[flow/constraint.sdc]
create_clock -name core_clock -period 7.32 [get_ports {clk}]
set_input_delay 1.4640 -clock core_clock [delete_from_list [all_inputs] [get_ports {clk}]]
set_output_delay 1.4640 -clock core_clock [all_outputs]
set_load 0.01 [all_outputs]
[flow/config.mk]
export PLATFORM = sky130hd
export DESIGN_NAME = ALU
export DESIGN_NICKNAME = ALU
export VERILOG_FILES = /design/flow/design.v
export SDC_FILE = /design/flow/constraint.sdc
export NUM_CORES = 4
export LEC_CHECK = 0
export CAP_MARGIN = 20
export CORE_MARGIN = 2
export CORE_UTILIZATION = 66
export CTS_CLUSTER_SIZE = 37
export SLEW_MARGIN = 20
[flow/run.sh]
#!/bin/bash
# the make line also repeats each setting of config.mk as NAME=value (left out here)
make -C /OpenROAD-flow-scripts/flow DESIGN_CONFIG=/design/flow/config.mk WORK_HOME=/design/flow/orfs CLKGATE_MAP_FILE= finish
[flow/design.v]
module ALU(
    clk,
    rst_n,
    valid,
    ready,
    mode,
    in_A,
    in_B,
    out
);
    input         clk, rst_n;
    input         valid;
    input  [1:0]  mode;  
    output        ready;
    input  [31:0] in_A, in_B;
    output [63:0] out;
    parameter IDLE = 3'd0;
    parameter MUL  = 3'd1;
    parameter DIV  = 3'd2;
    parameter AND  = 3'd3;
    parameter AVG  = 3'd4;
    parameter OUT  = 3'd5;
    reg  [ 2:0] state, state_nxt;
    reg  [ 4:0] counter, counter_nxt;
    reg  [64:0] shreg, shreg_nxt;  
    reg  [31:0] alu_in, alu_in_nxt;
    reg  [32:0] alu_out;
    reg         ready_;
    assign ready = ready_;
    assign out = shreg[63:0];
    always @(*) begin
        case(state)
            IDLE: begin
                if (valid) 
                    case (mode)
                        0 : state_nxt = MUL;
                        1 : state_nxt = DIV;
                        2 : state_nxt = AND;
                        3 : state_nxt = AVG;
                    endcase
                else state_nxt = IDLE;
            end
            MUL : state_nxt = (counter != 31) ? MUL : OUT;
            DIV : state_nxt = (counter != 31) ? DIV : OUT;
            AND : state_nxt = OUT;
            AVG : state_nxt = OUT;
            OUT : state_nxt = IDLE;
            default : state_nxt = IDLE;
        endcase
    end
    always @(*) begin
        if ((state == MUL) || (state == DIV)) counter_nxt = counter + 1; 
        else                                  counter_nxt = 0;
    end
    always @(*) begin
        case(state)
            IDLE: begin
                if (valid) alu_in_nxt = in_B;
                else       alu_in_nxt = 0;
            end
            OUT : alu_in_nxt = 0;
            default: alu_in_nxt = alu_in;
        endcase
    end
    always @(*) begin
        case (state)
            MUL : begin
                if (shreg[0]) alu_out = shreg[63:32] + alu_in;
                else          alu_out = shreg[63:32];
            end
            DIV : alu_out = shreg[64:32] - {1'b0, alu_in};
            AND : alu_out = shreg[31:0] & alu_in;
            AVG : alu_out = (shreg[31:0] + alu_in) >> 1;
            default alu_out = 0;
        endcase
    end
    always @(*) begin
        case (state)
            IDLE: begin
                if (valid) begin
                    shreg_nxt = {33'b0, in_A};
                    if (state_nxt == DIV) shreg_nxt = shreg_nxt << 1;                 
                end
                else shreg_nxt = 0;
            end
            MUL : shreg_nxt = {1'b0, alu_out, shreg[31:1]};
            DIV : begin
                if (shreg[64:32] < {1'b0, alu_in}) shreg_nxt = shreg << 1;
                else                      shreg_nxt = {alu_out[31:0], shreg[31:0], 1'b1};
                if (counter == 31) shreg_nxt = {1'b0, shreg_nxt[64:33], shreg_nxt[31:0]};
            end
            AND : shreg_nxt = {32'b0, alu_out};
            AVG : shreg_nxt = {32'b0, alu_out};
            OUT : shreg_nxt = 0;
            default : shreg_nxt = 0;
        endcase
    end
    always @(posedge clk or negedge rst_n) begin
        if (!rst_n) begin
            state   <= IDLE;
            counter <= 0;
            shreg   <= 0;
            alu_in  <= 0;
            ready_  <= 0;
        end
        else begin
            state   <= state_nxt;
            counter <= counter_nxt;
            shreg   <= shreg_nxt;
            alu_in  <= alu_in_nxt;
            ready_  <= (state_nxt == OUT) ? 1 : 0;
        end
    end
endmodule
==> results.txt, run 1 <==
Implementation run completed; key figures follow.

STA:
- The final layout reports a setup TNS of 0 ns.
- The run puts the final critical-path share of the clock period at 63.4%.
- Counting endpoints that fail hold in the final report gives 0.
- The run gives the final-report setup violation count as 0.
- The run gives the final clock skew as 0.0197 ns.
- The run puts the pin slew with the least headroom to its limit at 0.952 ns.
- The run gives the worst setup slack after layout as 2.68 ns.
- The worst path needs 4.64 ns of the cycle, external delays included.
- The worst pin sits at a relative slew slack of 36.6%.
- Timing would allow up to 215 MHz.
- Setup repair after global routing left no endpoint under its margin.
- The run puts the number of pins with negative max-slew slack in the final report at 0.
- The run puts the worst slack on hold paths at 0.525 ns.

Clocking:
- The run gives the number of sinks handled by clock tree synthesis as 109.
- For the worst-skew pair, the clock arrives at the later sink with an insertion delay of 0.38 ns.
- Once the clock tree was built, the setup fixing pass inserted 0 buffers.
- TritonCTS created 9 clock buffers.
- After clock tree synthesis, the clock-pin slew on the worst setup and hold paths is 0.09 ns.
- The run puts the total of hold buffers inserted after clock tree synthesis at 0.
- CTS placed an instance of clkbuf_16 at the clock tree root.
- The run gives the number of buffers between clock root and the deepest sink as 2.
- The run gives the maximum level of the CTS H-tree as 3.
- The run puts the post-CTS resize count at 0.
- TritonCTS built the clock tree.

Power:
- The run puts the share of power burned in the clock network at 9.5%.
- The clock network consumes a total of 532 uW.
- The run puts the relative contribution of sequential cells to total power at 18.8%.
- The run gives the highest-power group as combinational cells.
- The run puts the total net switching power at 3.05 mW.
- The run puts the areal power density over the cells at 416 nW/um^2.
- The run puts the cell-internal power at 2.56 mW.
- The leakage power in the latest report is 5.86 nW.
- The run puts the flip-flop and latch power at 1.05 mW.
- The run puts the share of total power consumed by net switching at 54.3%.
- The run gives the power consumed by combinational cells as 4.02 mW.
- The run gives the peak supply drop as 317 uV.
- The run puts the logic gate share of total power at 71.7%.

Hold path:
- STA shows the worst min-delay path finishing at counter[0]$_DFF_PN0_.
- The run gives the number of instances on the worst hold path as 1.
- Note that the worst hold path type here is reg2reg.
- The run gives the launch point of the worst hold path as counter[0]$_DFF_PN0_.

Global routing:
- The run puts the wire length of the first global-routing pass at 68600 um.
- Global routing finished with a remaining overflow of 0.
- Entering global routing, the biggest net connects 69 pins.
- The number of antenna violations at the first check in global routing was 1.
- Across every metal layer, demand over resource in global routing totals 44.7%.
- The number of global-route vias before repair is 12300.

Drt:
- The run gives the overall via count from detail_route as 13000.
- The script parses the final routing iteration and logs DRC violations as 0.
- The run puts the number of optimization iterations in the first detailed-route pass at 24.
- For this block, the initial DRC count from the detailed router was 1975.
- The run gives the average detailed-routed wire length per instance as 25.3 um.
- Wires add up to 44900 um.
- Per the detail_route report, vias per standard cell equal 7.33.
- The repair_antennas step left the layout with diodes totalling 0.
- The run puts the residual antenna-violating net count after detailed routing at 0.

Placed design:
- Per the placement report, the placed cell count is 1757.
- Timing analysis after detailed placement gives a worst setup slack of 2.17 ns.
- The run puts the final RePlAce weighted congestion at 1.05.
- The run puts the total half-perimeter wirelength after legalization and detailed placement at 33000 um.
- The run puts the tally of buffers added on design ports at 133.

Critical path:
- On the critical path the largest part of the delay comes from AND-OR/OR-AND gates.
- The signal on the critical path passes through inv_1 > ha_1 > nand3_1 > a211oi_1 > o21ai_0 > a21oi_1 > a31oi_1 > o211ai_4 > buf_4 > a21oi_1 > or4_1 > o211ai_2.
- The setup path with the least slack is of type reg2reg.
- For the worst reg-to-reg path, the endpoint reported by OpenROAD is shreg[61]$_DFF_PN0_.
- Data on the critical path is required at its endpoint by 7.62 ns.
- Per STA, the endpoint of the critical path is shreg[61]$_DFF_PN0_.
- The run puts the worst reg-to-reg path cell count at 12.
- The run gives the worst setup path startpoint as alu_in[6]$_DFFE_PN0P_.
- The run gives the cell type with the highest occurrence count on the critical path as a21oi_1.
- The run gives the largest stage delay on the critical path as 0.57 ns.
- The run puts the arrival time at the worst endpoint at 4.94 ns.
- The run puts the number of buffers and inverters on the critical path at 2.
- The worst setup path is captured at a flop.
- The run gives the critical path's slowest cell as ha_1.
- The worst register-to-register path begins at alu_in[6]$_DFFE_PN0P_.
- The critical path maximum fanout is 37.
- The worst setup path is launched from a flop.
- The run puts the count of cell instances traversed by the critical path at 12.
- The run puts the setup slack of the most critical reg-to-reg path at 2.68 ns.

Job:
- In this run the tools logged warnings totalling 60.
- The run puts the max-cap violation count at 0.

Synth:
- The run gives the share of flip-flops with an asynchronous set or reset after synthesis as 100%.
- The run puts the count of distinct cell types in the synthesized netlist at 81.
- The run gives the area of the synthesized netlist per yosys stat as 12200 um^2.
- The run puts the adder and majority cell fraction of the synthesized area at 10.4%.
- The run puts the fraction of synthesized cell area taken by the top area cell type at 22.1%.
- The synthesis report lists the Yosys warning total as 1.
- For reference, the mux area share after synthesis is 6.22%.
- In the synthesized netlist, the dominant kind of combinational cell is AND-OR/OR-AND gates.
- In this run, the synthesized area fraction spent on and/or/nand/nor cells is recorded as 17.3%.
- The run puts the compound-cell area share of the yosys netlist at 29.9%.
- The run gives the cell type contributing the most total cell area after synthesis as dfrtp_1.
- When the netlist entered floorplanning its net count stood at 1705.
- Yosys reported a register bit count of 109.
- The run gives the mean instance size in the synthesized netlist as 7.95 um^2.
- Synthesis produced a netlist whose cell count is 1536.
- The run puts the part of the Yosys area used for sequential elements at 22.3%.
- In this run the cell area of the synthesized design comes to 12200 um^2.
- For this run, the leading register cell type out of synthesis is dfrtp_1.
- The run puts the area share of xor/xnor cells in the synthesized design at 4.59%.
- By area the synthesized netlist is led by dfrtp_1 (22%), ha_1 (9.9%), a21oi_1 (4.8%).
- Sorting the synthesis cell report by count puts at the top nand2_1.
- For this design, Yosys synthesis ends with a cell count of 1536.
- Counting instances in the post-synthesis netlist gives the leading cell types as nand2_1 (143), a21oi_1 (117), nor2_1 (115), dfrtp_1 (108), ha_1 (97).
- The run gives the number of enable-type register cells in the synthesized netlist as 0.

Finish:
- The flow measured a signed area growth from synthesis to layout of 10.2%.
- Measured on the finished design, the core utilization comes to 74.5%.
- The run gives the final-layout fill cell count as 1382.
- After the flow finishes, the layout carries non-filler instances totaling 1773.
- The run puts the net total in the final layout at 1708.
- The run puts the area occupied by registers at 2730 um^2.
- The multi-input combinational cells in the finished layout cover a total of 8380 um^2.

Die:
- The run puts the floorplan die area at 19600 um^2.
- The floorplan step set the die height to 140 um.
- The run gives the row count as 49.
- The run puts the placeable core region at 18100 um^2.
- The run puts the number of placed I/O pins at 134.
- In this run the horizontal extent of the chip is 140 um.
- The run puts the starting density of the core at 67.5%.

Status:
- The flow ran to the end and the layout has no timing, DRC or antenna violations.
-- area by class of cell --
type,instances,share of cell area (%)
clock inverter,7,0.743
inverter,73,2.03
multi-input combinational,1194,62.2
clock buffer,9,1.67
timing repair buffer,152,10.9
tap,229,2.13
sequential,109,20.3
-- metrics by stage --
stage                     area, um^2  power (mW)
after detailed placement       13100        4.85
after CTS                      13500        5.40
after floorplan                12200        3.79
after global placement         13100        4.79
after global routing           13500        5.86
final                          13500        5.61
-- per-layer routing --
layer	track usage, %	vias to the layer above	share of wire [%]
met1	58.3	5996	38
li1	-	5696	-
met3	11.3	218	14
met4	21.6	2	5.5
met5	0	-	0.027
met2	69.7	1081	43
==> run 2, diff against run 1 <==
- CAP_MARGIN: 20 -> 30
- CORE_UTILIZATION: 66 -> 72
- CTS_CLUSTER_SIZE: 37 -> 78
- GPL_TIMING_DRIVEN: default -> 1
- HOLD_SLACK_MARGIN: default -> 0.3
- MIN_ROUTING_LAYER: default -> met1
- PLACE_DENSITY: default -> 0.78
- SETUP_SLACK_MARGIN: default -> -0.16
- clock period: 7.32 -> 3.73 ns (I/O delays scaled with it)
==> results.txt, run 2 <==
Implementation run completed; key figures follow.

Finish:
- The run gives the post-layout utilization of the core as 89.7% (+15 points).
- The run puts the area occupied by registers at 2730 um^2 (unchanged).
- The total non-filler cell area in the finished layout came to 14900 um^2 (+10%).
- The run gives the final instance count without filler cells as 1933 (+9.0%).
- The run puts the area of the multi-input gates at 8460 um^2 (+1.0%).
- The run puts the final-layout fill cell count at 816 (-41%).
- The run gives the net total in the final layout as 1876 (+9.8%).
- The run gives the area overhead of the layout relative to synthesis as 21.8%.

Synth:
- For reference, the top cells by count after synthesis are nand2_1 (143), a21oi_1 (117), nor2_1 (115), dfrtp_1 (108), ha_1 (97).
- For reference, the top logic cell family by area is AND-OR/OR-AND gates.
- Sorting the Yosys area breakdown by cell type puts at the top dfrtp_1.
- The main area contributors are dfrtp_1 (22%), ha_1 (9.9%), a21oi_1 (4.8%).
- The run puts the area share of xor/xnor cells in the synthesized design at 4.59% (unchanged).
- The run puts the part of the Yosys area used for sequential elements at 22.3% (unchanged).
- The run puts the area of the synthesized netlist per yosys stat at 12200 um^2 (unchanged).
- The run gives the post-synthesis cell count from yosys as 1536 (unchanged).
- The most frequently used library cell after synthesis is nand2_1.
- The run gives the register bit total from synthesis as 109 (unchanged).
- The run puts the compound-cell area share of the yosys netlist at 29.9% (unchanged).
- Post-synth the commonest register cell is dfrtp_1.
- The simple-gate share of the synthesized area is 17.3% (unchanged).
- The run gives the share of flip-flops with an asynchronous set or reset after synthesis as 100% (unchanged).
- The count of distinct cell types in the synthesized netlist came to 81 (unchanged).
- The post-synthesis cell area was 12200 um^2 (unchanged).
- The run puts the number of synthesis warnings at 1 (unchanged).
- The run puts the number of enable-type register cells in the synthesized netlist at 0 (unchanged).
- The run puts the mean instance size in the synthesized netlist at 7.95 um^2 (unchanged).
- The run puts the fraction of synthesized cell area taken by the top area cell type at 22.1% (unchanged).
- The post-synth net total is 1705 (unchanged).
- The run puts the proportion of synthesized area in mux cells at 6.22% (unchanged).
- The run gives the adder and majority cell fraction of the synthesized area as 10.4% (unchanged).
- The run gives the post-synthesis cell count as 1536 (unchanged).

Critical path:
- For the worst reg-to-reg path, the startpoint reported by OpenROAD is alu_in[2]$_DFFE_PN0P_.
- The endpoint identified for the worst register-to-register timing path is shreg[61]$_DFF_PN0_.
- The worst setup path is launched from a flop.
- OpenSTA lists the critical path startpoint as alu_in[2]$_DFFE_PN0P_.
- The run gives the count of cell instances traversed by the critical path as 12 (unchanged).
- The run gives the endpoint required time on the critical path as 4.04 ns (-3.58 ns).
- The critical path is of the reg2reg type.
- For reference, the critical path is captured by shreg[61]$_DFF_PN0_.
- On the critical path, the stage with the largest delay is an instance of or4_4.
- The run puts the largest stage delay on the critical path at 0.57 ns (about the same).
- The arrival time at the worst endpoint is 4.30 ns (-0.64 ns).
- The run gives the family of cells with the greatest summed delay on the critical path as simple AND/OR/NAND/NOR gates.
- The run puts the setup slack of the most critical reg-to-reg path at -0.27 ns (-2.94 ns).
- The run gives the kind of end point of the critical path as a flop.
- The run gives the highest net fanout along the worst path as 4 (-89%).
- For reference, the critical path cell chain is ha_1 > a21oi_1 > a21oi_1 > nor3b_1 > o21ai_0 > o21ai_0 > mux2i_1 > buf_4 > nor4bb_1 > or4_4 > or3_1 > o211ai_2.
- The number of buffers and inverters on the critical path is 1 (-1).
- The run puts the worst reg-to-reg path cell count at 12 (unchanged).

Global routing:
- The pin count of the biggest net entering global routing is 61 (-12%).
- The wire length of the first global-routing pass was 76600 um (+12%).
- The run puts the total global routing overflow at 0 (unchanged).
- The run puts the met1 global-route usage at 66.3% (+8.0 points).
- The run puts the number of global-route vias before repair at 14400 (+17%).
- In this run the most used layer during global routing was met2.
- The run gives the number of antenna violations at the first check in global routing as 0 (-1).
- The run puts the met3 usage in global routing at 19.0% (+7.7 points).
- The overall routing resource usage is 54.5% (+9.8 points).
- The run puts the routing usage on met2 at 80.4% (+11 points).

STA:
- The final count of hold timing violations is 0 (unchanged).
- The run gives the final critical-path share of the clock period as 107% (+44 points).
- The run puts the worst setup slack after layout at -0.265 ns (-2.94 ns).
- The pin slew with the least headroom to its limit came to 1.01 ns (+0.0625 ns).
- The highest clock frequency the design can meet was 250 MHz (+16%).
- The run puts the worst slack on hold paths at 0.396 ns (-0.129 ns).
- The worst slew margin relative to its limit came to 32.2% (-4.3 points).
- The run puts the total negative slack at -1.05 ns (-1.05 ns).
- The run gives the final-report setup violation count as 14 (+14).
- The run puts the minimum period implied by the final worst setup slack at 4.00 ns (-0.649 ns).
- The run puts the number of pins with negative max-slew slack in the final report at 0 (unchanged).
- The run gives the final clock skew as 0.0212 ns (+0.00149 ns).

Clocking:
- The clock latency of the later-clocked register in the worst-skew pair came to 0.39 ns (about the same).
- The run gives the maximum level of the CTS H-tree as 3 (unchanged).
- The number of sinks handled by clock tree synthesis is 109 (unchanged).
- The run gives the total of hold buffers inserted after clock tree synthesis as 0 (unchanged).
- The run gives the CTS tree as yes.
- The run puts the number of buffers between clock root and the deepest sink at 2 (unchanged).
- The clock transition time at the flip-flop clock pins of the worst setup and hold paths is 0.10 ns (about the same).
- The run gives the total clock buffers created by CTS as 9 (unchanged).
- Looking at the clock tree report, the root buffer type is clkbuf_16.

Die:
- The width of the die is 134 um (-4.1%).
- The number of placed I/O pins came to 134 (unchanged).
- The run gives the floorplan die area as 18000 um^2 (-8.1%).
- The starting density of the core came to 73.7% (+6.1 points).
- The placeable core region came to 16600 um^2 (-8.3%).
- The run puts the row count at 47 (-4.1%).
- The height of the die is 134 um (-4.1%).

Power:
- The run gives the power consumed by combinational cells as 9.97 mW (+150%).
- The run puts the logic gate share of total power at 77.0% (+5.3 points).
- The run puts the share of power burned in the clock network at 8.5% (-1.0 points).
- The run puts the clock network power at 1.10 mW (+110%).
- The run gives the flip-flop and latch power as 1.87 mW (+78%).
- The run puts the share of total power consumed by net switching at 51.7% (-2.6 points).
- The cell-internal power came to 6.24 mW (+140%).
- The run gives the relative contribution of sequential cells to total power as 14.5% (-4.3 points).
- The run gives the leakage power of the design as 6.72 nW (+15%).
- The run gives the total design power as 12.9 mW (+130%).
- The areal power density over the cells is 869 nW/um^2 (+110%).
- The peak supply drop is 669 uV (+110%).
- The biggest slice of the total power is consumed by combinational cells.
- The total net switching power is 6.69 mW (+120%).

Drt:
- The run gives the count of routing violations after the opening detailed-route iteration as 2989 (+51%).
- The run puts the per-cell via count in the routed design at 7.66 (+4.5%).
- The run puts the wire length reported by the detailed router at 49900 um (+11%).
- The residual antenna-violating net count after detailed routing is 0 (unchanged).
- The run puts the average detailed-routed wire length per instance at 25.8 um (+2.0%).
- The run puts the overall via count from detail_route at 14800 (+14%).
- The run puts the DRC violation count after routing at 0 (unchanged).
- The run gives the number of optimization iterations in the first detailed-route pass as 17 (-29%).

Status:
- The checks that failed were setup timing.
- The run finished, with violations left.

Placed design:
- The run puts the total half-perimeter wirelength after legalization and detailed placement at 35500 um (+7.4%).
- The run puts the setup slack after placement at -0.296 ns (-2.47 ns).
- The run puts the area after detailed placement at 14400 um^2 (+9.9%).
- The run puts the number of cells after detailed placement at 1913 (+8.9%).
- The run gives the tally of buffers added on design ports as 133 (unchanged).
- The final RePlAce weighted congestion is 1.09 (+3.7%).

Job:
- The OpenROAD warning count was 60 (unchanged).
- The max-cap violation count is 0 (unchanged).

Hold path:
- The run gives the worst min-delay path class as in2async.
## run 2: metal layers
metal	vias up	routed length, um
li1	6013	-
met1	6648	16500
met2	1660	20500
met3	486	8470
met4	0	4440
met5	-	0
## run 2: what timing repair did
action	CTS	global route
endpoints found under the hold margin	0	0
gates resized	5	10
setup endpoints to repair	4	31
setup buffers	0	2
## run 2: area by class of cell
type	instances	area share [%]
flip-flops and latches	109	18.4
inverters	73	1.84
repair buffers	320	18.9
clock buffers	9	1.51
multi-input cells	1194	56.9
clock inverters	7	0.614
diodes	1	0.0168
well taps	220	1.85
==> run 3, diff against run 2 <==
- CAP_MARGIN: 30 -> 15
- CTS_CLUSTER_SIZE: 78 -> 36
- GPL_TIMING_DRIVEN: 1 -> default
- HOLD_SLACK_MARGIN: 0.3 -> -0.1
- MIN_ROUTING_LAYER: met1 -> default
- SETUP_SLACK_MARGIN: -0.16 -> 0.66
- clock period: 3.73 -> 3.96 ns (I/O delays scaled with it)
==> results.txt, run 3 <==
Notes from the flow run.

Synth:
- The run puts the mean instance size in the synthesized netlist at 7.95 um^2 (unchanged).
- The run gives the compound-cell area share of the yosys netlist as 29.9% (unchanged).
- The run gives the number of synthesis warnings as 1 (unchanged).
- The post-synthesis cell count is 1536 (unchanged).
- Yosys reports that the most numerous cell types are nand2_1 (143), a21oi_1 (117), nor2_1 (115), dfrtp_1 (108), ha_1 (97).
- The run puts the register bit total from synthesis at 109 (unchanged).
- The run puts the adder and majority cell fraction of the synthesized area at 10.4% (unchanged).
- The run gives the simple-gate share of the synthesized area as 17.3% (unchanged).
- The run puts the area share of xor/xnor cells in the synthesized design at 4.59% (unchanged).
- The number of enable-type register cells in the synthesized netlist is 0 (unchanged).
- For reference, the top logic cell family by area is AND-OR/OR-AND gates.
- In the synthesized netlist the dominant register cell turns out to be dfrtp_1.
- Sorting the synthesized cells by area gives the leading types as dfrtp_1 (22%), ha_1 (9.9%), a21oi_1 (4.8%).
- The post-synth net total was 1705 (unchanged).
- The proportion of synthesized area in mux cells was 6.22% (unchanged).
- The fraction of synthesized cell area taken by the top area cell type was 22.1% (unchanged).
- The run gives the share of flip-flops with an asynchronous set or reset after synthesis as 100% (unchanged).
- The run gives the post-synthesis cell count from yosys as 1536 (unchanged).
- Looking at the gate-level netlist, the highest instance count belongs to nand2_1.
- The run puts the area of the synthesized netlist per yosys stat at 12200 um^2 (unchanged).
- The run gives the count of distinct cell types in the synthesized netlist as 81 (unchanged).
- The run puts the post-synthesis cell area at 12200 um^2 (unchanged).
- Per the synthesis report, the dominant area consumer among library cells is dfrtp_1.
- The part of the Yosys area used for sequential elements is 22.3% (unchanged).

Clocking:
- The total of hold buffers inserted after clock tree synthesis is 0 (unchanged).
- The run puts the number of sinks handled by clock tree synthesis at 109 (unchanged).
- The run puts the maximum level of the CTS H-tree at 3 (unchanged).
- The run gives the number of buffers between clock root and the deepest sink as 2 (unchanged).
- The tree is rooted in a clkbuf_16.
- The run puts the total clock buffers created by CTS at 9 (unchanged).

Die:
- The run gives the row count as 47 (unchanged).
- The placeable core region was 16600 um^2 (unchanged).
- The starting density of the core is 73.7% (unchanged).
- The height of the die came to 134 um (unchanged).
- The run puts the floorplan die area at 18000 um^2 (unchanged).
- The run gives the number of placed I/O pins as 134 (unchanged).
- The width of the die is 134 um (unchanged).

Placed design:
- The total half-perimeter wirelength after legalization and detailed placement came to 34000 um (-4.2%).
- The run gives the number of cells after detailed placement as 1818 (-5.0%).
- The run puts the setup slack after placement at 0.214 ns (+0.510 ns).
- The run puts the final RePlAce weighted congestion at 1.05 (-3.5%).
- The tally of buffers added on design ports is 133 (unchanged).
- The run gives the area after detailed placement as 13700 um^2 (-5.1%).

Global routing:
- Total global-route track usage over all layers is 86.0%.
- The run gives the total global routing overflow as 212.

Status:
- The flow did not finish.
- The flow stopped in 5_1_grt.
- The tool reported: "[ERROR GRT-0232] Routing congestion too high. Check the congestion heatmap in the GUI".
run 3: timing repair:
| action | CTS |
|---|---|
| pin swaps | 31 |
| gates cloned | 2 |
| endpoints found under the setup margin | 48 |
| resized | 132 |
| buffers inserted | 41 |
run 3: layer usage:
metal | GRT usage, % | overflow
met2 | 97.6 | 84
met4 | 89.5 | 104
met5 | 44.4 | 4
met3 | 74.3 | 9
met1 | 85.8 | 11
==> run 4, diff against run 3 <==
- ABC_AREA: default -> 1
- CAP_MARGIN: 15 -> 20
- CORE_UTILIZATION: 72 -> 40
- CTS_CLUSTER_DIAMETER: default -> 163
- CTS_CLUSTER_SIZE: 36 -> default
- HOLD_SLACK_MARGIN: -0.1 -> default
- MIN_ROUTING_LAYER: default -> met1
- PLACE_DENSITY: 0.78 -> default
- SETUP_SLACK_MARGIN: 0.66 -> default
- SLEW_MARGIN: 20 -> 15
- clock period: 3.96 -> 10.0 ns (I/O delays scaled with it)
==> results.txt, run 4 <==
Implementation run completed; key figures follow.

Power:
- The script computed a power per unit cell area of 257 nW/um^2.
- Power attributed to combinational cells is 2.96 mW.
- The run puts the total net switching power at 2.46 mW.
- The run puts the logic gate share of total power at 72.6%.
- Per report_power, the top consumer among the power groups is combinational cells.
- The run gives the cell-internal power as 1.61 mW.
- The run puts the share of total power consumed by net switching at 60.3%.
- The run gives the share of power burned in the clock network as 9.8%.
- After layout, the design draws a total of 4.07 mW.
- The power report lists the clock group at 399 uW.
- The run gives the flip-flop and latch power as 716 uW.
- The run puts the peak supply drop at 186 uV.
- The leakage component of the power was reported as 8.58 nW.
- The run gives the relative contribution of sequential cells to total power as 17.6%.

Synth:
- The run puts the area share of xor/xnor cells in the synthesized design at 0.603% (-4.0 points).
- In the post-synthesis netlist, the biggest area contributors are nand2_1 (22%), dfrtp_1 (19%), inv_1 (10%).
- The run puts the part of the Yosys area used for sequential elements at 18.8% (-3.6 points).
- The run gives the register bit total from synthesis as 109 (unchanged).
- The post-synthesis cell count came to 2530 (+65%).
- The simple-gate share of the synthesized area came to 40.5% (+23 points).
- The run puts the count of distinct cell types in the synthesized netlist at 53 (-35%).
- The number of synthesis warnings came to 1 (unchanged).
- The fraction of synthesized cell area taken by the top area cell type is 22.4% (+0.27 points).
- The run puts the post-synthesis cell area at 14500 um^2 (+19%).
- The synthesis run shows the most used standard cells to be nand2_1 (867), inv_1 (406), nand3_1 (259), nor2_1 (164), a21oi_1 (157).
- The run puts the share of flip-flops with an asynchronous set or reset after synthesis at 100% (unchanged).
- The most frequently used library cell after synthesis is nand2_1.
- The run gives the number of enable-type register cells in the synthesized netlist as 0 (unchanged).
- The run puts the proportion of synthesized area in mux cells at 0% (-6.2 points).
- The run gives the cell type contributing the most total cell area after synthesis as nand2_1.
- The synthesis run identifies the leading combinational cell family as simple AND/OR/NAND/NOR gates.
- The run gives the adder and majority cell fraction of the synthesized area as 8.77% (-1.7 points).
- The post-synth net total came to 2699 (+58%).
- The run gives the area of the synthesized netlist per yosys stat as 14500 um^2 (+19%).
- Among all flip-flop cells after synthesis, the most frequent one is dfrtp_1.
- The post-synthesis cell count from yosys is 2530 (+65%).
- The run puts the compound-cell area share of the yosys netlist at 13.5% (-16 points).
- The run gives the mean instance size in the synthesized netlist as 5.74 um^2 (-28%).

Finish:
- According to the finish report, the design has a final net count of 2697.
- The run gives the area overhead of the layout relative to synthesis as 8.95%.
- The run puts the area occupied by registers at 2730 um^2.
- Counting the fill cells in the layout gives 3977.
- The run puts the area of the multi-input gates at 9220 um^2.

Critical path:
- STA lists the endpoint of the worst register-to-register path as shreg[23]$_DFF_PN0_.
- For reference, the most critical setup path is categorized as in2reg.
- The worst setup path is launched from a primary input.
- The run puts the arrival time at the worst endpoint at 5.43 ns.
- The worst register-to-register path has a setup slack of 6.48 ns.
- Tracing the worst setup path back leads to its startpoint at valid.
- Traced cell by cell, the critical path runs through clkdlybuf4s50_1 > nand2_2 > inv_2 > nand2_1 > o21ai_1 > or2_4 > nand3_4 > inv_4 > or2_0 > o21ai_1 > o2111ai_1.
- The run gives the critical path's slowest cell as inv_2.
- The STA report counts the stages on the worst setup path as 11.
- The run gives the endpoint required time on the critical path as 10.28 ns.
- Max fanout on the critical path was recorded as 49.
- The run gives the family of cells with the greatest summed delay on the critical path as buffers and inverters.
- Per STA, the endpoint of the critical path is shreg[23]$_DFF_PN0_.
- Per STA, the library cell used most along the worst path is o21ai_1.
- The launch point of the worst register-to-register path is recorded as state[0]$_DFF_PN1_.
- The run gives the number of buffers and inverters on the critical path as 3.
- STA classifies the critical path endpoint as a flop.
- The run gives the largest stage delay on the critical path as 0.87 ns.
- The run gives the worst reg-to-reg path cell count as 10.

Placed design:
- The tally of buffers added on design ports is 133 (unchanged).
- The total half-perimeter wirelength after legalization and detailed placement was 48100 um (+42%).
- The final RePlAce weighted congestion is 0.962 (-8.5%).

Clocking:
- The run puts the total clock buffers created by CTS at 9 (unchanged).
- At the later pin of the worst-skew pair, clock insertion delay measures 0.38 ns.
- The run gives the post-CTS setup buffer count as 0 (-100%).
- In this run the clock root is driven by a clkbuf_16.
- The post-CTS resize count was 0 (-100%).
- Per the post-CTS timing run, clock transition at the registers of the reported paths is 0.08 ns.
- The run puts the number of sinks handled by clock tree synthesis at 109 (unchanged).
- TritonCTS built the clock tree.
- The maximum level of the CTS H-tree came to 3 (unchanged).
- The run puts the total of hold buffers inserted after clock tree synthesis at 0 (unchanged).
- The number of buffers between clock root and the deepest sink was 2 (unchanged).

STA:
- The run gives the final clock skew as 0.0123 ns.
- The run puts the final critical-path share of the clock period at 51.5%.
- The run puts the worst slew margin relative to its limit at 32.9%.
- The clock period could shrink to 5.15 ns.
- The final max-slew violation count recorded for this run is 0.
- The run puts the total negative slack at 0 ns.
- The run gives the final-report setup violation count as 0.
- The run puts the final count of hold timing violations at 0.
- The run gives the highest clock frequency the design can meet as 194 MHz.
- Looking at the max-slew report, the worst-margin pin has a slew of 1.01 ns.
- Setup repair after global routing left no endpoint under its margin.

Hold path:
- The type recorded for the worst min-delay path is reg2reg.
- The run puts the number of instances on the worst hold path at 1.
- The worst hold path terminates at counter[0]$_DFF_PN0_.
- Per the hold report, the tightest min-delay path originates at counter[0]$_DFF_PN0_.

Job:
- The run puts the max-cap violation count at 0.
- The run puts the OpenROAD warning count at 58.

Global routing:
- The run puts the number of antenna violations at the first check in global routing at 0.
- The run puts the pin count of the biggest net entering global routing at 71.
- The run gives the overall routing resource usage as 30.7%.
- Per the GRT congestion report, total overflow comes to 0.
- The first global-routing pass estimated 89000 um of wire.
- The run gives the number of global-route vias before repair as 15300.

Drt:
- The run gives the per-cell via count in the routed design as 5.47.
- The run puts the average detailed-routed wire length per instance at 19.8 um.
- The final route contains 16400 vias.
- The run gives the count of routing violations after the opening detailed-route iteration as 1620.
- The run puts the number of optimization iterations in the first detailed-route pass at 6.
- The routed design ends up with an antenna cell count of 0.
- Per the detailed-route log, wirelength across all metal layers totals 59200 um.
- The run puts the residual antenna-violating net count after detailed routing at 0.
- The run puts the DRC violation count after routing at 0.

Die:
- The run puts the height of the die at 195 um (+45%).
- The width of the die came to 195 um (+45%).
- The run puts the starting density of the core at 40.7% (-33 points).
- The run puts the placeable core region at 35700 um^2 (+120%).
- The run gives the floorplan die area as 37900 um^2 (+110%).
- The run gives the number of placed I/O pins as 134 (unchanged).
- The run puts the row count at 69 (+47%).

Status:
- The run finished with no timing, DRC or antenna violations.
==> run 4: stage by stage <==
step	std cells	worst slack, ns	hold slack [ns]	util [%]	cell area (um^2)
2_1_floorplan	2530	6.72	0.433	-	14500
3_3_place_gp	2977	4.61	0.446	43.5	15500
3_5_place_dp	2977	4.51	0.456	43.5	15500
4_1_cts	2993	4.89	0.467	44.3	15800
5_1_grt	2994	4.64	0.500	44.4	15800
6_report	2994	4.85	0.465	44.4	15800
==> run 4: cell type report <==
class / count / area share (%)
inverters: 415 / 9.91
well taps: 461 / 3.64
clock inverters: 7 / 0.514
flip-flops and latches: 109 / 17.3
multi-input cells: 1849 / 58.2
repair buffers: 144 / 9.03
clock buffers: 9 / 1.42
==> run 4: metal layers <==
| metal | share of wire (%) | vias to the layer above | routed length [um] | global-route usage, % |
|---|---|---|---|---|
| li1 | - | 7942 | - | - |
| met1 | 47 | 7677 | 27900 | 45.5 |
| met2 | 42 | 708 | 25100 | 46.6 |
| met3 | 8.1 | 57 | 4800 | 4.06 |
| met4 | 2.2 | 0 | 1320 | 7.95 |
| met5 | 0 | - | 0 | 0 |
==> run 5, diff against run 4 <==
- ABC_AREA: 1 -> default
- CORE_UTILIZATION: 40 -> 72
- CTS_CLUSTER_DIAMETER: 163 -> default
- CTS_CLUSTER_SIZE: default -> 35
- MIN_ROUTING_LAYER: met1 -> default
- PLACE_DENSITY_LB_ADDON: default -> 0.26
- SETUP_SLACK_MARGIN: default -> 0.61
- SLEW_MARGIN: 15 -> 20
- clock period: 10.0 -> 3.96 ns (I/O delays scaled with it)
==> results.txt, run 5 <==
Notes from the flow run.

Status:
- The flow did not finish.
- It got as far as 5_1_grt and failed there.
- The first error in the log reads "[ERROR GRT-0232] Routing congestion too high. Check the congestion heatmap in the GUI".

Synth:
- The simple-gate share of the synthesized area was 17.3% (-23 points).
- Sorting the synthesized cells by how often they occur yields nand2_1 (143), a21oi_1 (117), nor2_1 (115), dfrtp_1 (108), ha_1 (97).
- The run gives the post-synthesis cell count as 1536 (-39%).
- Among the non-sequential cells, AND-OR/OR-AND gates take the most area.
- The run gives the area of the synthesized netlist per yosys stat as 12200 um^2 (-16%).
- The compound-cell area share of the yosys netlist was 29.9% (+16 points).
- The run gives the part of the Yosys area used for sequential elements as 22.3% (+3.6 points).
- The run gives the area share of xor/xnor cells in the synthesized design as 4.59% (+4.0 points).
- Sorting the synthesis cell report by count puts at the top nand2_1.
- The run puts the fraction of synthesized cell area taken by the top area cell type at 22.1% (-0.27 points).
- The run gives the cell type contributing the most total cell area after synthesis as dfrtp_1.
- The run gives the register bit total from synthesis as 109 (unchanged).
- The run gives the post-synthesis cell area as 12200 um^2 (-16%).
- The post-synthesis cell count from yosys is 1536 (-39%).
- Per the synth stats, the flop cell with the highest instance count is dfrtp_1.
- The run gives the adder and majority cell fraction of the synthesized area as 10.4% (+1.7 points).
- The run gives the share of flip-flops with an asynchronous set or reset after synthesis as 100% (unchanged).
- The run puts the count of distinct cell types in the synthesized netlist at 81 (+53%).
- The run gives the proportion of synthesized area in mux cells as 6.22% (+6.2 points).
- The run gives the mean instance size in the synthesized netlist as 7.95 um^2 (+38%).
- The number of synthesis warnings came to 1 (unchanged).
- The main area contributors are dfrtp_1 (22%), ha_1 (9.9%), a21oi_1 (4.8%).
- The number of enable-type register cells in the synthesized netlist came to 0 (unchanged).
- The post-synth net total is 1705 (-37%).

Global routing:
- The run gives the total global routing overflow as 184.
- Overall routing resource usage recorded by global route was 84.1%.

Placed design:
- The run puts the total half-perimeter wirelength after legalization and detailed placement at 34600 um (-28%).
- The run gives the tally of buffers added on design ports as 133 (unchanged).
- The run gives the number of cells after detailed placement as 1823 (-39%).
- The run gives the setup slack after placement as 0.0607 ns (-4.45 ns).
- The area after detailed placement is 13700 um^2 (-11%).
- The final RePlAce weighted congestion is 1.11 (+15%).

Clocking:
- The run gives the total of hold buffers inserted after clock tree synthesis as 0 (unchanged).
- The run gives the root buffer cell as clkbuf_16.
- The run puts the total clock buffers created by CTS at 9 (unchanged).
- The run gives the number of sinks handled by clock tree synthesis as 109 (unchanged).
- The run gives the maximum level of the CTS H-tree as 3 (unchanged).
- The number of buffers between clock root and the deepest sink is 2 (unchanged).

Die:
- The run gives the placeable core region as 16600 um^2 (-53%).
- The run puts the row count at 47 (-32%).
- The run puts the height of the die at 134 um (-31%).
- The floorplan die area came to 18000 um^2 (-52%).
- The run gives the starting density of the core as 73.7% (+33 points).
- The run puts the number of placed I/O pins at 134 (unchanged).
- The width of the die is 134 um (-31%).
run 5: metal layers:
layer	overflow	track usage, %
met4	65	88.9
met1	5	83.2
met5	0	30.8
met3	6	70.4
met2	108	98.6
run 5: timing repair:
item,in CTS
gates cloned,2
pin swaps,31
gates resized,106
buffers inserted,41
setup endpoints to repair,52
==> run 6, diff against run 5 <==
- CORE_UTILIZATION: 72 -> 69
- HOLD_SLACK_MARGIN: default -> 0.28
- PLACE_DENSITY_LB_ADDON: 0.26 -> default
- SETUP_SLACK_MARGIN: 0.61 -> -0.21
- clock period: 3.96 -> 3.46 ns (I/O delays scaled with it)
==> results.txt, run 6 <==
Implementation run completed; key figures follow.

Synth:
- The run puts the count of distinct cell types in the synthesized netlist at 81 (unchanged).
- The run gives the dominant cell by count in the synthesized netlist as nand2_1.
- The number of enable-type register cells in the synthesized netlist came to 0 (unchanged).
- The share of flip-flops with an asynchronous set or reset after synthesis came to 100% (unchanged).
- Ranked by instance count, the synthesized netlist is headed by nand2_1 (143), a21oi_1 (117), nor2_1 (115), dfrtp_1 (108), ha_1 (97).
- The run puts the area share of xor/xnor cells in the synthesized design at 4.59% (unchanged).
- Per the synthesis report, the dominant area consumer among library cells is dfrtp_1.
- The run gives the number of synthesis warnings as 1 (unchanged).
- The run puts the post-synthesis cell count at 1536 (unchanged).
- The run gives the part of the Yosys area used for sequential elements as 22.3% (unchanged).
- The most used flip-flop cell after synthesis is dfrtp_1.
- The run gives the adder and majority cell fraction of the synthesized area as 10.4% (unchanged).
- The run gives the mean instance size in the synthesized netlist as 7.95 um^2 (unchanged).
- The simple-gate share of the synthesized area came to 17.3% (unchanged).
- The run gives the post-synth net total as 1705 (unchanged).
- The run puts the post-synthesis cell area at 12200 um^2 (unchanged).
- The fraction of synthesized cell area taken by the top area cell type was 22.1% (unchanged).
- The area of the synthesized netlist per yosys stat was 12200 um^2 (unchanged).
- The run gives the post-synthesis cell count from yosys as 1536 (unchanged).
- By area the synthesized netlist is led by dfrtp_1 (22%), ha_1 (9.9%), a21oi_1 (4.8%).
- The run gives the proportion of synthesized area in mux cells as 6.22% (unchanged).
- The run puts the compound-cell area share of the yosys netlist at 29.9% (unchanged).
- The run puts the register bit total from synthesis at 109 (unchanged).
- Of the combinational cells, the family taking the most area is AND-OR/OR-AND gates.

Finish:
- The layout report lists the combined flip-flop and latch area as 2730 um^2.
- The run gives the area of the multi-input gates as 8690 um^2.
- In this run the layout overhead on the synthesized area is reported as 29.1%.
- According to the finish report, the design has a final net count of 1968.
- The run puts the final-layout fill cell count at 763.

STA:
- The run gives the final critical-path share of the clock period as 116%.
- The run puts the pin slew with the least headroom to its limit at 0.805 ns.
- The run puts the minimum period implied by the final worst setup slack at 4.00 ns.
- The run gives the worst slack on hold paths as 0.320 ns.
- The run puts the final clock skew at 0.0241 ns.
- In the final report, the number of pins over their slew limit comes to 0.
- The highest clock rate this design can be run at is 250 MHz.
- The run puts the final-report setup violation count at 47.
- The max-slew check reports its worst relative slack as 46.3%.
- The run gives the worst setup slack after layout as -0.544 ns.
- The run gives the final count of hold timing violations as 0.

Drt:
- The run puts the number of diodes added for antenna fixing at 0.
- The run puts the residual antenna-violating net count after detailed routing at 0.
- The run puts the wire length reported by the detailed router at 54700 um.
- The script logs the mean routed wire length per placed instance as 27.0 um.
- The detailed router used layers up to and including met4.
- The run gives the routed metal-1 wirelength as 17300 um.
- The run puts the DRC violation count after routing at 0.
- Per the detail_route log, met2 wirelength is 21800 um.
- According to the report, the first pass of detailed routing completed in 17 iterations.
- The run puts the met3 wire length at 10200 um.
- The run puts the per-cell via count in the routed design at 7.74.
- The run puts the overall via count from detail_route at 15700.
- The run gives the count of routing violations after the opening detailed-route iteration as 3497.

Power:
- In this run, power in flip-flops and latches comes to 1.98 mW.
- The run puts the clock network power at 1.15 mW.
- The run puts the share of power burned in the clock network at 7.6%.
- The run gives the share of total power consumed by net switching as 51.5%.
- The run puts the relative contribution of sequential cells to total power at 13.1%.
- VDD sags by at most 607 uV.
- The run puts the power consumed by combinational cells at 12.0 mW.
- Total power normalized to cell area comes to 961 nW/um^2.
- Cell internal power was estimated by the tool at 7.34 mW.
- The analysis attributes to net switching a power of 7.81 mW.
- Combinational cells account for 79.3% of the total power.
- The run gives the highest-power group as combinational cells.
- The design draws 15.2 mW.
- For this design the static power due to leakage is 7.20 nW.

Die:
- The run puts the width of the die at 137 um (+2.1%).
- The run puts the height of the die at 137 um (+2.1%).
- The floorplan die area came to 18800 um^2 (+4.2%).
- The run gives the placeable core region as 17300 um^2 (+4.3%).
- The starting density of the core came to 70.6% (-3.0 points).
- The run gives the row count as 48 (+2.1%).
- The run puts the number of placed I/O pins at 134 (unchanged).

Global routing:
- The run puts the total global routing overflow at 0.
- The run puts the wire length of the first global-routing pass at 75900 um.
- The number of global-route vias before repair is 14500.
- Entering global routing, the biggest net connects 61 pins.
- The run puts the number of antenna violations at the first check in global routing at 1.
- The run gives the overall routing resource usage as 52.9%.

Status:
- The flow ran to the end, but the layout failed its checks.
- The report lists the violated layout checks as setup timing.

Clocking:
- The run gives the CTS tree as yes.
- The number of sinks handled by clock tree synthesis came to 109 (unchanged).
- The run gives the number of buffers between clock root and the deepest sink as 2 (unchanged).
- The run puts the total clock buffers created by CTS at 9 (unchanged).
- The run gives the clock transition time at the flip-flop clock pins of the worst setup and hold paths as 0.10 ns.
- The run puts the maximum level of the CTS H-tree at 3 (unchanged).
- The run puts the total of hold buffers inserted after clock tree synthesis at 0 (unchanged).
- The run gives the root buffer cell as clkbuf_16.
- The run gives the clock latency of the later-clocked register in the worst-skew pair as 0.39 ns.

Critical path:
- The script reports the combined buffer and inverter count of the critical path as 8.
- The run gives the largest stage delay on the critical path as 0.42 ns.
- The critical path is of the reg2reg type.
- The launch point of the critical path was reported as alu_in[4]$_DFFE_PN0P_.
- The run puts the setup slack of the most critical reg-to-reg path at -0.54 ns.
- At the worst endpoint, the required time is 3.73 ns.
- The run gives the kind of end point of the critical path as a flop.
- The run gives the capturing element of the worst setup path as shreg[34]$_DFF_PN0_.
- The run gives the reg-to-reg critical path endpoint as shreg[34]$_DFF_PN0_.
- The worst register-to-register path begins at alu_in[4]$_DFFE_PN0P_.
- Traced cell by cell, the critical path runs through inv_1 > ha_4 > buf_4 > nand3_1 > a211oi_2 > buf_4 > o21ai_1 > buf_4 > a21oi_1 > buf_4 > a31oi_1 > buf_4 > o211ai_4 > buf_12 > buf_12 > mux2i_1 > nand2_1 > a32o_1.
- The run gives the critical path's slowest cell as dfrtp_1.
- The run gives the launching element type of the critical path as a flop.
- The run gives the worst reg-to-reg path cell count as 18.
- The kind of cell with the highest combined delay along the critical path is buffers and inverters.
- The run puts the highest net fanout along the worst path at 18.
- Per STA, the library cell used most along the worst path is buf_4.
- The arrival time of data at the worst endpoint is listed as 4.27 ns.
- The critical path crosses 18 cells after its start point.

Job:
- The run puts the max-cap violation count at 0.
- The run gives the OpenROAD warning count as 60.

Placed design:
- The run gives the total half-perimeter wirelength after legalization and detailed placement as 36900 um (+6.6%).
- The run gives the final RePlAce weighted congestion as 1.11 (about the same).
- The run puts the tally of buffers added on design ports at 133 (unchanged).

Hold path:
- The most critical min-delay path falls under in2async.
run 6: timing repair:
item / CTS / global route
setup buffers: 0 / 7
endpoints found under the setup margin: 19 / 36
pin swaps: 0 / 12
gates resized: 8 / 63
run 6: final cells by class:
type / instances / area share [%]
Tap cell: 225 / 1.79
Clock inverter: 7 / 0.563
Clock buffer: 9 / 1.43
Inverter: 73 / 1.74
Multi-Input combinational cell: 1194 / 55.1
Timing Repair Buffer: 412 / 22.0
Sequential cell: 109 / 17.3
run 6: per-layer routing:
layer  GRT usage [%]  vias to the layer above
met3            20.6                      680
met4            35.3                        0
li1                -                     6200
met1            63.4                     6939
met2            78.2                     1877
met5               0                        -
run 6: stage by stage:
step                cells  cell area (um^2)  util, %  worst slack (ns)  setup TNS, ns
floorplan            1536             12200        -            -0.125          -1.80
global placement     2009             15100     87.3            -0.109         -0.263
detailed placement   2009             15100     87.3            -0.183          -2.36
CTS                  2025             15400     89.3            -0.209          -3.36
global route         2029             15800     91.2            -0.564         -14.80
finish               2029             15800     91.2            -0.544         -12.95
==> run 7, diff against run 6 <==
- CORE_UTILIZATION: 69 -> 40
- CTS_CLUSTER_SIZE: 35 -> default
- HOLD_SLACK_MARGIN: 0.28 -> default
- SETUP_SLACK_MARGIN: -0.21 -> 0.96
- clock period: 3.46 -> 5.22 ns (I/O delays scaled with it)
==> results.txt, run 7 <==
Implementation run completed; key figures follow.

Status:
- The run finished with no timing, DRC or antenna violations.

Finish:
- The area occupied by registers was 2730 um^2 (about the same).
- The run gives the final-layout fill cell count as 2983 (+290%).
- The run puts the final instance count without filler cells at 1957 (-3.5%).
- The run gives the net total in the final layout as 1730 (-12%).
- The run gives the area of the multi-input gates as 8450 um^2 (-2.8%).
- From synthesis to final layout, the design area changed by 13.9%.
- The post-layout utilization of the core was 46.6% (-45 points).

Synth:
- The run puts the area of the synthesized netlist per yosys stat at 12200 um^2 (unchanged).
- The run puts the post-synthesis cell count from yosys at 1536 (unchanged).
- By count the netlist is led by nand2_1 (143), a21oi_1 (117), nor2_1 (115), dfrtp_1 (108), ha_1 (97).
- The part of the Yosys area used for sequential elements was 22.3% (unchanged).
- The run gives the most used flip-flop cell after synthesis as dfrtp_1.
- The run puts the register bit total from synthesis at 109 (unchanged).
- The compound-cell area share of the yosys netlist came to 29.9% (unchanged).
- Summed over all instances, the cell type with the most area after synthesis is dfrtp_1.
- The most common cell in the synthesized netlist is nand2_1.
- The run gives the count of distinct cell types in the synthesized netlist as 81 (unchanged).
- The run gives the post-synthesis cell area as 12200 um^2 (unchanged).
- The area share of xor/xnor cells in the synthesized design came to 4.59% (unchanged).
- The mean instance size in the synthesized netlist is 7.95 um^2 (unchanged).
- The fraction of synthesized cell area taken by the top area cell type came to 22.1% (unchanged).
- The run gives the post-synth net total as 1705 (unchanged).
- The number of synthesis warnings came to 1 (unchanged).
- By area, the combinational part of the netlist is dominated by AND-OR/OR-AND gates.
- The number of enable-type register cells in the synthesized netlist was 0 (unchanged).
- The synthesis report lists the most area-consuming cells as dfrtp_1 (22%), ha_1 (9.9%), a21oi_1 (4.8%).
- The run gives the share of flip-flops with an asynchronous set or reset after synthesis as 100% (unchanged).
- The proportion of synthesized area in mux cells was 6.22% (unchanged).
- The run puts the adder and majority cell fraction of the synthesized area at 10.4% (unchanged).
- The post-synthesis cell count is 1536 (unchanged).
- The simple-gate share of the synthesized area is 17.3% (unchanged).

Die:
- The run puts the starting density of the core at 40.9% (-30 points).
- The run gives the placeable core region as 29900 um^2 (+73%).
- The number of placed I/O pins came to 134 (unchanged).
- The run gives the height of the die as 179 um (+30%).
- The run puts the floorplan die area at 31900 um^2 (+70%).
- The run gives the width of the die as 179 um (+30%).
- The row count is 63 (+31%).

Clocking:
- The run gives the total clock buffers created by CTS as 9 (unchanged).
- The run puts the total of hold buffers inserted after clock tree synthesis at 0 (unchanged).
- The number of sinks handled by clock tree synthesis was 109 (unchanged).
- The run gives the clock latency of the later-clocked register in the worst-skew pair as 0.38 ns (about the same).
- The run gives the maximum level of the CTS H-tree as 3 (unchanged).
- The run gives the CTS tree as yes.
- The root buffer cell chosen for the clock tree is clkbuf_16.
- The number of buffers between clock root and the deepest sink is 2 (unchanged).
- The run puts the clock transition time at the flip-flop clock pins of the worst setup and hold paths at 0.09 ns (about the same).

Critical path:
- The run gives the arrival time at the worst endpoint as 4.46 ns (+0.19 ns).
- The slowest stage of the critical path is the a221oi_1 cell.
- The run puts the largest stage delay on the critical path at 0.53 ns (+0.11 ns).
- The worst setup path is captured at a flop.
- The endpoint required time on the critical path was 5.48 ns (+1.75 ns).
- According to the timing report, the critical path is launched from shreg[40]$_DFF_PN0_.
- The run gives the launching element type of the critical path as a flop.
- The run gives the highest net fanout along the worst path as 11 (-7).
- The critical path is of the reg2reg type.
- The run gives the count of cell instances traversed by the critical path as 11 (-7).
- The run puts the setup slack of the most critical reg-to-reg path at 1.01 ns (+1.56 ns).
- The run gives the worst reg-to-reg path cell count as 11 (-7).
- The run gives the number of buffers and inverters on the critical path as 0 (-8).
- Following the worst setup path forward leads to its endpoint at shreg[63]$_DFF_PN0_.
- Grouping stages by cell kind, the critical path spends the most delay in AND-OR/OR-AND gates.
- Per the timing report, the most critical flop-to-flop path originates at shreg[40]$_DFF_PN0_.
- For reference, the critical path cell chain is ha_1 > a21o_1 > a21oi_1 > o22ai_1 > a21oi_1 > nand2_1 > a211oi_1 > xnor2_1 > a221oi_1 > a211oi_1 > a221o_1.
- STA lists the endpoint of the worst register-to-register path as shreg[63]$_DFF_PN0_.

Drt:
- The run gives the average detailed-routed wire length per instance as 25.7 um (-4.7%).
- Signal nets in the final route climb as high as met4.
- The run gives the wire length reported by the detailed router as 50300 um (-8.1%).
- The run gives the overall via count from detail_route as 12700 (-19%).
- The run gives the met3 wire length as 4830 um (-52%).
- The run puts the met2 wire length at 21300 um (-2.5%).
- The run gives the routed metal-1 wirelength as 23300 um (+35%).
- The count of routing violations after the opening detailed-route iteration came to 1738 (-50%).
- The run puts the DRC violation count after routing at 0 (unchanged).
- The run puts the number of optimization iterations in the first detailed-route pass at 8 (-9).
- The run puts the per-cell via count in the routed design at 6.50 (-16%).
- The run puts the residual antenna-violating net count after detailed routing at 0 (unchanged).

Global routing:
- The run puts the number of global-route vias before repair at 11800 (-19%).
- The wire length of the first global-routing pass is 75000 um (-1.2%).
- The overall routing resource usage is 31.4% (-21 points).
- The run puts the pin count of the biggest net entering global routing at 62 (+1.6%).
- The run gives the total global routing overflow as 0 (unchanged).
- The number of antenna violations at the first check in global routing is 1 (unchanged).

Power:
- The cell-internal power came to 3.83 mW (-48%).
- The run gives the total net switching power as 4.47 mW (-43%).
- The run puts the clock network power at 772 uW (-33%).
- The logic gate share of total power was 72.7% (-6.6 points).
- The run puts the leakage power of the design at 5.99 nW (-17%).
- The share of total power consumed by net switching is 53.9% (+2.3 points).
- The largest share of the power goes to combinational cells.
- The run gives the share of power burned in the clock network as 9.3% (+1.7 points).
- The run gives the peak supply drop as 220 uV (-64%).
- The run gives the areal power density over the cells as 596 nW/um^2 (-38%).
- The flip-flop and latch power was 1.49 mW (-25%).
- The run gives the power consumed by combinational cells as 6.03 mW (-50%).
- The run puts the relative contribution of sequential cells to total power at 18.0% (+4.9 points).

STA:
- Setup repair after global routing could not meet its margin everywhere.
- The run puts the final critical-path share of the clock period at 80.6% (-35 points).
- The run puts the worst slack on hold paths at 0.464 ns (+0.143 ns).
- The run puts the pin slew with the least headroom to its limit at 1.01 ns (+0.207 ns).
- The total negative slack is 0 ns (+12.95 ns).
- The final-report setup violation count came to 0 (-100%).
- The run puts the highest clock frequency the design can meet at 238 MHz (-4.8%).
- The run puts the final clock skew at 0.0179 ns (-0.00615 ns).
- The minimum period implied by the final worst setup slack came to 4.21 ns (+0.201 ns).
- The final count of hold timing violations is 0 (unchanged).
- The run gives the worst slew margin relative to its limit as 32.1% (-14 points).
- The run puts the number of pins with negative max-slew slack in the final report at 0 (unchanged).

Hold path:
- STA shows the worst min-delay path finishing at counter[0]$_DFF_PN0_.
- The run gives the launch point of the worst hold path as counter[0]$_DFF_PN0_.
- The run puts the number of instances on the worst hold path at 1.
- The run gives the worst min-delay path class as reg2reg.

Job:
- The run puts the OpenROAD warning count at 59 (-1.7%).
- The run puts the max-cap violation count at 0 (unchanged).

Placed design:
- The run gives the number of cells after detailed placement as 1935 (-3.7%).
- The run gives the tally of buffers added on design ports as 133 (unchanged).
- The total half-perimeter wirelength after legalization and detailed placement came to 38500 um (+4.3%).
- The final RePlAce weighted congestion came to 0.957 (-14%).
==> run 7: cell type report <==
| cell class | count | area share (%) |
|---|---|---|
| tap | 390 | 3.51 |
| antenna | 1 | 0.0180 |
| inverter | 73 | 2.00 |
| clock buffer | 10 | 1.65 |
| clock inverter | 6 | 0.576 |
| timing repair buffer | 174 | 11.9 |
| sequential | 109 | 19.6 |
| multi-input combinational | 1194 | 60.8 |
==> run 7: routing by layer <==
metal  vias to the layer above  track usage (%)
li1                       5732                -
met1                      6225             47.2
met2                       700             46.3
met3                        62             5.66
met4                         0             7.22
met5                         -                0
==> run 7: timing repair <==
| item | CTS | global route |
|---|---|---|
| endpoints found under the setup margin | 19 | 23 |
| resized | 0 | 17 |
| cloned | 0 | 0 |
| pin swaps | 1 | 0 |
| setup buffers | 5 | 0 |
==> run 7: per-stage QoR <==
| stage | cell area [um^2] | power, mW | setup WS (ns) |
|---|---|---|---|
| after floorplan | 12200 | 5.31 | 1.44 |
| after global placement | 13500 | 7.17 | 0.761 |
| after detailed placement | 13500 | 7.14 | 0.736 |
| after CTS | 13800 | 8.06 | 1.02 |
| after global routing | 13900 | 8.78 | 0.952 |
| final | 13900 | 8.30 | 1.01 |
==> run 8, diff against run 7 <==
- ABC_AREA: default -> 1
- CAP_MARGIN: 20 -> 40
- CORE_ASPECT_RATIO: default -> 0.5
- CORE_UTILIZATION: 40 -> 72
- CTS_CLUSTER_DIAMETER: default -> 373
- CTS_CLUSTER_SIZE: default -> 98
- PLACE_DENSITY: default -> 0.39
- SETUP_SLACK_MARGIN: 0.96 -> -0.36
- TNS_END_PERCENT: default -> 10
- clock period: 5.22 -> 3.87 ns (I/O delays scaled with it)
==> results.txt, run 8 <==
Implementation run completed; key figures follow.

Synth:
- The run gives the cell type contributing the most total cell area after synthesis as nand2_1.
- The run puts the proportion of synthesized area in mux cells at 0% (-6.2 points).
- The post-synthesis cell area came to 14500 um^2 (+19%).
- The mean instance size in the synthesized netlist is 5.74 um^2 (-28%).
- The number of enable-type register cells in the synthesized netlist was 0 (unchanged).
- The run gives the area of the synthesized netlist per yosys stat as 14500 um^2 (+19%).
- The post-synthesis cell count from yosys came to 2530 (+65%).
- The run puts the compound-cell area share of the yosys netlist at 13.5% (-16 points).
- The run puts the simple-gate share of the synthesized area at 40.5% (+23 points).
- The run puts the post-synthesis cell count at 2530 (+65%).
- The run puts the count of distinct cell types in the synthesized netlist at 53 (-35%).
- The synthesis stats list as the most numerous cell nand2_1.
- The run puts the register bit total from synthesis at 109 (unchanged).
- The run puts the area share of xor/xnor cells in the synthesized design at 0.603% (-4.0 points).
- The run gives the share of flip-flops with an asynchronous set or reset after synthesis as 100% (unchanged).
- The run gives the number of synthesis warnings as 1 (unchanged).
- Looking at the cell usage after synthesis, the top flip-flop cell is dfrtp_1.
- The part of the Yosys area used for sequential elements is 18.8% (-3.6 points).
- Counting instances in the post-synthesis netlist gives the leading cell types as nand2_1 (867), inv_1 (406), nand3_1 (259), nor2_1 (164), a21oi_1 (157).
- The adder and majority cell fraction of the synthesized area was 8.77% (-1.7 points).
- The run gives the post-synth net total as 2699 (+58%).
- Ranked by total cell area, the synthesized netlist is headed by nand2_1 (22%), dfrtp_1 (19%), inv_1 (10%).
- The run gives the fraction of synthesized cell area taken by the top area cell type as 22.4% (+0.27 points).
- In the synthesized netlist, the dominant kind of combinational cell is simple AND/OR/NAND/NOR gates.

Drt:
- The run puts the residual antenna-violating net count after detailed routing at 0 (unchanged).
- The met2 wire length was 20800 um (-2.2%).
- The run puts the routed metal-1 wirelength at 21100 um (-9.6%).
- The run gives the per-cell via count in the routed design as 6.28 (-3.3%).
- The run gives the topmost layer with routed signal wires as met5.
- The run gives the average detailed-routed wire length per instance as 20.4 um (-21%).
- The run gives the overall via count from detail_route as 17600 (+39%).
- The run puts the wire length reported by the detailed router at 57200 um (+14%).
- The run puts the met3 wire length at 11700 um (+140%).
- The run puts the number of optimization iterations in the first detailed-route pass at 14 (+6).
- The run puts the count of routing violations after the opening detailed-route iteration at 3188 (+83%).
- The run puts the DRC violation count after routing at 0 (unchanged).

Critical path:
- The run gives the setup slack of the most critical reg-to-reg path as 0.55 ns (-0.46 ns).
- Looking at the reg2reg group, the worst path ends at shreg[52]$_DFF_PN0_.
- The critical path starts at alu_in[11]$_DFFE_PN0P_.
- The run puts the number of buffers and inverters on the critical path at 2 (+2).
- The cell sequence reported for the critical path is inv_1 > ha_1 > nand2_1 > nor2_1 > nand3_1 > nand2_1 > nand2_1 > nand3_1 > nand3_1 > nand3_1 > nand2_1 > inv_1 > nand2_1 > nand3_1.
- The run gives the arrival time at the worst endpoint as 3.67 ns (-0.79 ns).
- The worst reg-to-reg path cell count was 14 (+3).
- Broken down by cell family, the worst path's largest delay share belongs to simple AND/OR/NAND/NOR gates.
- The highest net fanout along the worst path came to 9 (-2).
- The run gives the kind of end point of the critical path as a flop.
- The worst setup path is launched from a flop.
- The largest stage delay on the critical path came to 0.50 ns (-0.03 ns).
- The run puts the count of cell instances traversed by the critical path at 14 (+3).
- The run gives the critical path start-end classification as reg2reg.
- The run gives the endpoint required time on the critical path as 4.22 ns (-1.26 ns).
- Looking at the reg2reg group, the worst path starts from alu_in[11]$_DFFE_PN0P_.
- Looking at the critical path, the single cell with the biggest stage delay is nor2_1.
- OpenSTA lists the critical path endpoint as shreg[52]$_DFF_PN0_.

Clocking:
- The clock transition time at the flip-flop clock pins of the worst setup and hold paths came to 0.09 ns (about the same).
- The post-CTS setup buffer count was 0 (-5).
- The tree is rooted in a clkbuf_16.
- The run puts the maximum level of the CTS H-tree at 3 (unchanged).
- TritonCTS built the clock tree.
- The run gives the number of sinks handled by clock tree synthesis as 109 (unchanged).
- The run gives the number of buffers between clock root and the deepest sink as 2 (unchanged).
- The run gives the post-CTS resize count as 0 (unchanged).
- The run puts the clock latency of the later-clocked register in the worst-skew pair at 0.41 ns (+0.03 ns).
- The run gives the total clock buffers created by CTS as 9 (unchanged).
- The run puts the total of hold buffers inserted after clock tree synthesis at 0 (unchanged).

STA:
- The run gives the worst slew margin relative to its limit as 52.5% (+20 points).
- Setup repair after global routing left no endpoint under its margin.
- The run gives the final clock skew as 0.0156 ns (-0.00235 ns).
- The run puts the minimum period implied by the final worst setup slack at 3.32 ns (-0.887 ns).
- The final count of hold timing violations is 0 (unchanged).
- The number of pins with negative max-slew slack in the final report is 0 (unchanged).
- The total negative slack is 0 ns (unchanged).
- The highest clock frequency the design can meet came to 301 MHz (+27%).
- The run gives the final critical-path share of the clock period as 85.7% (+5.2 points).
- The run puts the pin slew with the least headroom to its limit at 0.712 ns (-0.300 ns).
- The run puts the final-report setup violation count at 0 (unchanged).

Placed design:
- The run puts the final RePlAce weighted congestion at 1.18 (+23%).
- The run puts the area after detailed placement at 15400 um^2 (+14%).
- The total half-perimeter wirelength after legalization and detailed placement came to 44200 um (+15%).
- The run puts the tally of buffers added on design ports at 133 (unchanged).

Finish:
- Relative to the synthesized area, the layout overhead comes to 7.97%.
- The total non-filler cell area in the finished layout is 15700 um^2 (+13%).
- The net total in the final layout came to 2704 (+56%).

Die:
- The run gives the width of the die as 205 um (+15%).
- The run puts the placeable core region at 19600 um^2 (-34%).
- The run gives the number of placed I/O pins as 134 (unchanged).
- The run puts the starting density of the core at 74.0% (+33 points).
- The floorplan die area is 21400 um^2 (-33%).
- The height of the die is 104 um (-42%).
- The run puts the row count at 36 (-43%).

Power:
- The run puts the peak supply drop at 657 uV (+200%).
- The run puts the share of power burned in the clock network at 10.1% (+0.8 points).
- The leakage power of the design was 8.63 nW (+44%).
- The run puts the cell-internal power at 4.21 mW (+10%).
- The group that draws the most power in this run is combinational cells.
- The areal power density over the cells came to 692 nW/um^2 (+16%).
- The run puts the relative contribution of sequential cells to total power at 16.9% (-1.1 points).
- The run gives the total net switching power as 6.65 mW (+49%).
- The logic gate share of total power was 72.9% (+0.2 points).
- The run puts the share of total power consumed by net switching at 61.2% (+7.3 points).
- The flip-flop and latch power is 1.84 mW (+23%).
- The clock network power is 1.10 mW (+42%).
- The run puts the power consumed by combinational cells at 7.92 mW (+31%).

Global routing:
- The run gives the number of global-route vias before repair as 15700 (+33%).
- The run gives the overall routing resource usage as 54.0% (+23 points).
- The run gives the pin count of the biggest net entering global routing as 69 (+11%).
- The run gives the wire length of the first global-routing pass as 87300 um (+16%).
- The total global routing overflow was 0 (unchanged).
- The run gives the number of antenna violations at the first check in global routing as 3 (+2).

Status:
- The flow ran to the end and the layout has no timing, DRC or antenna violations.

Hold path:
- The worst hold path belongs to the class in2async.

Job:
- The OpenROAD warning count is 60 (+1.7%).
- The run puts the max-cap violation count at 0 (unchanged).
==> run 8: layout make-up <==
cell class                 instances  area (um^2)
fill                            1617         3950
multi-input combinational       1849         9220
clock buffer                      11          243
antenna                            2         5.00
inverter                         415         1570
tap                              266          333
timing repair buffer             151         1510
clock inverter                     5         77.6
sequential                       109         2730
==> run 8: per-layer routing <==
metal,track usage [%],up-vias
met2,70.3,1574
met5,5.95,-
li1,-,7950
met1,69.5,7754
met3,32.3,355
met4,24.3,6
==> run 8: through the flow <==
| step | utilization [%] | hold WS, ns | power [mW] | worst slack [ns] | std cells |
|---|---|---|---|---|---|
| 4_1_cts | 79.8 | 0.399 | 10.2 | 0.832 | 2806 |
| 2_1_floorplan | - | 0.433 | 7.27 | 1.70 | 2530 |
| 3_5_place_dp | 78.2 | 0.475 | 9.07 | 0.655 | 2790 |
| 5_1_grt | 79.8 | 0.430 | 11.4 | 0.537 | 2806 |
| 3_3_place_gp | 77.9 | 0.456 | 8.91 | 0.787 | 2787 |
| 6_report | 79.9 | 0.382 | 10.9 | 0.552 | 2808 |
Power is estimated from default activity; no workload was simulated.
